## yarrow
// bopit
module bopit(clk, rst, btnR, btnD, btnL, btnU, btnS, sw, seg, an, led, speaker 
    );
clock: 2.19 ns
lec_check: 0
abc_area: 1
cap_margin: 15
cell_pad_in_sites_global_placement: 0
core_margin: 2
core_utilization: 72
cts_cluster_diameter: 188
cts_cluster_size: 17
gpl_routability_driven: 0
hold_slack_margin: 0.3
min_routing_layer: met1
place_density_lb_addon: 0.19
setup_slack_margin: 0.38
slew_margin: 20
run.sh (not shown) runs the stock make flow with config.mk's settings and CLKGATE_MAP_FILE=.
| yarrow | all stages done | FAIL | negative setup slack |
### yarrow -> tundra
- clearing MIN_ROUTING_LAYER, which used to be met1
- clearing CTS_CLUSTER_DIAMETER, which used to be 188
- clearing GPL_ROUTABILITY_DRIVEN, which used to be 0
- putting CORE_ASPECT_RATIO at 1.99 where nothing was set
- swapping 15 for 20 in CAP_MARGIN
- clearing CTS_CLUSTER_SIZE, which used to be 17
- clearing HOLD_SLACK_MARGIN, which used to be 0.3
- clearing CELL_PAD_IN_SITES_GLOBAL_PLACEMENT, which used to be 0
- swapping 0.38 for 0.27 in SETUP_SLACK_MARGIN
### Flow results
Both conditions hold for tundra: the flow ran to the end and the final layout passed the timing, DRC and antenna checks. Going from yarrow to tundra, first-pass iteration count of the detailed router -22, total number of vias fell about 6%. Re register-to-register slack: yarrow and tundra aren't equal, and the lower value belongs to yarrow. tundra vs yarrow, layout overhead on the synthesized area went down by 4.3 points. Total wire length (higher): yarrow.
Modified inputs, indigo compared to tundra
- clearing CORE_ASPECT_RATIO, which used to be 1.99
- putting CTS_CLUSTER_DIAMETER at 395 where nothing was set
- clearing SETUP_SLACK_MARGIN, which used to be 0.27
- clearing PLACE_DENSITY_LB_ADDON, which used to be 0.19
- swapping 2.19 for 2.26 in the clock period (ns, I/O delays scaled along)
- Between tundra and indigo, the flow reports non-filler instance count after layout decreasing by a few percent.
- Sort indigo and tundra by count of clock-buffer cells in the layout desc -> top: indigo
- indigo: no failed stages, no open violations at the end
- Delta(global-route usage, indigo - tundra) < 0
- What tundra reported for routed length on met3 has to be multiplied by 0.65 to get the figure for indigo.
- gameOn[22]$_SDFF_PP0_ as the critical path startpoint was reported by indigo, and an_index[1]$_SDFFE_PP0N_ by tundra.
- Compare indigo and tundra | routed wire length lower: indigo
The inputs of harbor differ from those of indigo as listed below.
- an added SETUP_SLACK_MARGIN of 0.38
- an added PLACE_DENSITY_LB_ADDON of 0.08
- an added CTS_CLUSTER_SIZE of 71
- a deleted CTS_CLUSTER_DIAMETER that had been 395
- a change of the clock period (ns, I/O delays scaled along) from 2.26 to 2.24
Notes after the runs:
indigo did not stop at any stage, and its layout met the timing, DRC and antenna checks.
Layout checks on harbor: not met. Flow itself completed; violations: negative setup slack.
Re final cell count: harbor is 94 up on indigo.
Relative contribution of the clock network to total power ended up 1.2 points lower on harbor than on indigo.
| count of clock-buffer cells in the layout | harbor vs indigo | 1 lower |
As far as simple-gate share of the synthesized area goes, indigo and harbor are indistinguishable; the numbers are identical.
Comparing harbor and indigo, final-layout non-clock buffer area share is lower on indigo.
Relative to indigo, the sequential cell area measured on harbor has increased slightly.
Power: harbor draws more than indigo
As far as area after synthesis goes, indigo and harbor are indistinguishable; the numbers are identical.
Summary — synthesis-to-finish area growth, harbor relative to indigo: higher, by 18 points.
In harbor the global-route total usage across every layer turned out 2.7 points higher than in indigo.
harbor gives more final instance area than indigo did.
### harbor -> ember
- removing ABC_AREA (formerly 1)
- removing CTS_CLUSTER_SIZE (formerly 71)
- changing SETUP_SLACK_MARGIN from 0.38 to -0.21
- setting HOLD_SLACK_MARGIN to -0.1 for the first time
- setting MAX_ROUTING_LAYER to met4 for the first time
- removing PLACE_DENSITY_LB_ADDON (formerly 0.08)
- changing the clock period (ns, I/O delays scaled along) from 2.24 to 5.8
[summary]
Having completed the whole flow, ember delivered a layout that passed the timing, DRC and antenna checks.
ember vs harbor — first-pass GRT wire length dropped by more than a quarter
Taking ember over harbor, the standby leakage power ratio works out to 0.67.
ember ends up with lower horizontal extent of the die than harbor does.
ember vs harbor: number of nets at floorplan down by more than a quarter
Cell area after technology mapping, ember vs harbor: down by a little under 10%
Diff harbor -> ember: post-synthesis to final-layout area growth saw a decrease; fraction of met3 tracks used by global routing saw a decrease; number of nets at the end of the flow saw a decrease.
ember against harbor: setup TNS after final layout picked up an extra 1.64 ns; worst hold slack picked up an extra 0.18 ns; number of library cell types mapped by synthesis picked up an extra 33.

* * *

Starting RTL as in the previous note.
clock: 2.24 ns
lec_check: 0
abc_area: 1
cap_margin: 20
core_margin: 2
core_utilization: 72
cts_cluster_size: 71
place_density: 0.36
setup_slack_margin: 0.28
slew_margin: 20
The baseline produced a clean layout.
Rerun with:
Settings changed: ABC_AREA 1 to default, CTS_CLUSTER_SIZE 71 to default, MAX_ROUTING_LAYER from default to met4, PLACE_DENSITY 0.36 to default, SETUP_SLACK_MARGIN 0.28 to 1.07.
Clock period 2.24 ns to 7.48 ns, I/O delays scaled along.
Outcome:
- setup slack is better by 3.9 ns
- first-iteration DRC count came out lower by about 35%
- hold slack improves by 0.14 ns
- sequential share of layout area went up by 5.3 points
- via count is lower by 24%
- die area drops by about 10%
- clock-buffer cell count is lower by 3
- area after synthesis went down by 9.8%
- routed wire length is lower by 26%
- power came out lower by 72%
- final area fell by about 14%
Rerun with:
Settings changed: ABC_AREA from default to 1, MAX_ROUTING_LAYER met4 to default, PLACE_DENSITY_LB_ADDON from default to 0.19, SETUP_SLACK_MARGIN 1.07 to 0.0.
Clock period 7.48 ns to 2.38 ns, I/O delays scaled along.
Outcome: Final cell count increases by 33%. Clock power increases to 3.0 times its value. Critical path depth decreases by 8. Via count increases by 23%. Area after synthesis increases by 11%. Cell area increases by 10%. Wire length increases by 21%. Total power increases to 3.2 times its value.
Rerun with:
Settings changed: CTS_CLUSTER_SIZE from default to 22, SETUP_SLACK_MARGIN 0.0 to 0.58, SLEW_MARGIN 20 to 40.
Now the flow finished with setup timing left.
Worst setup slack is worse by 0.33 ns.
Design area rose by about 16%.
First-iteration DRC count rose to 2.8 times its value.
Sequential power is about the same.
Routed wire length rose by about 60%.
Power figures rest on the tool's default switching activity, not on a simulated workload.
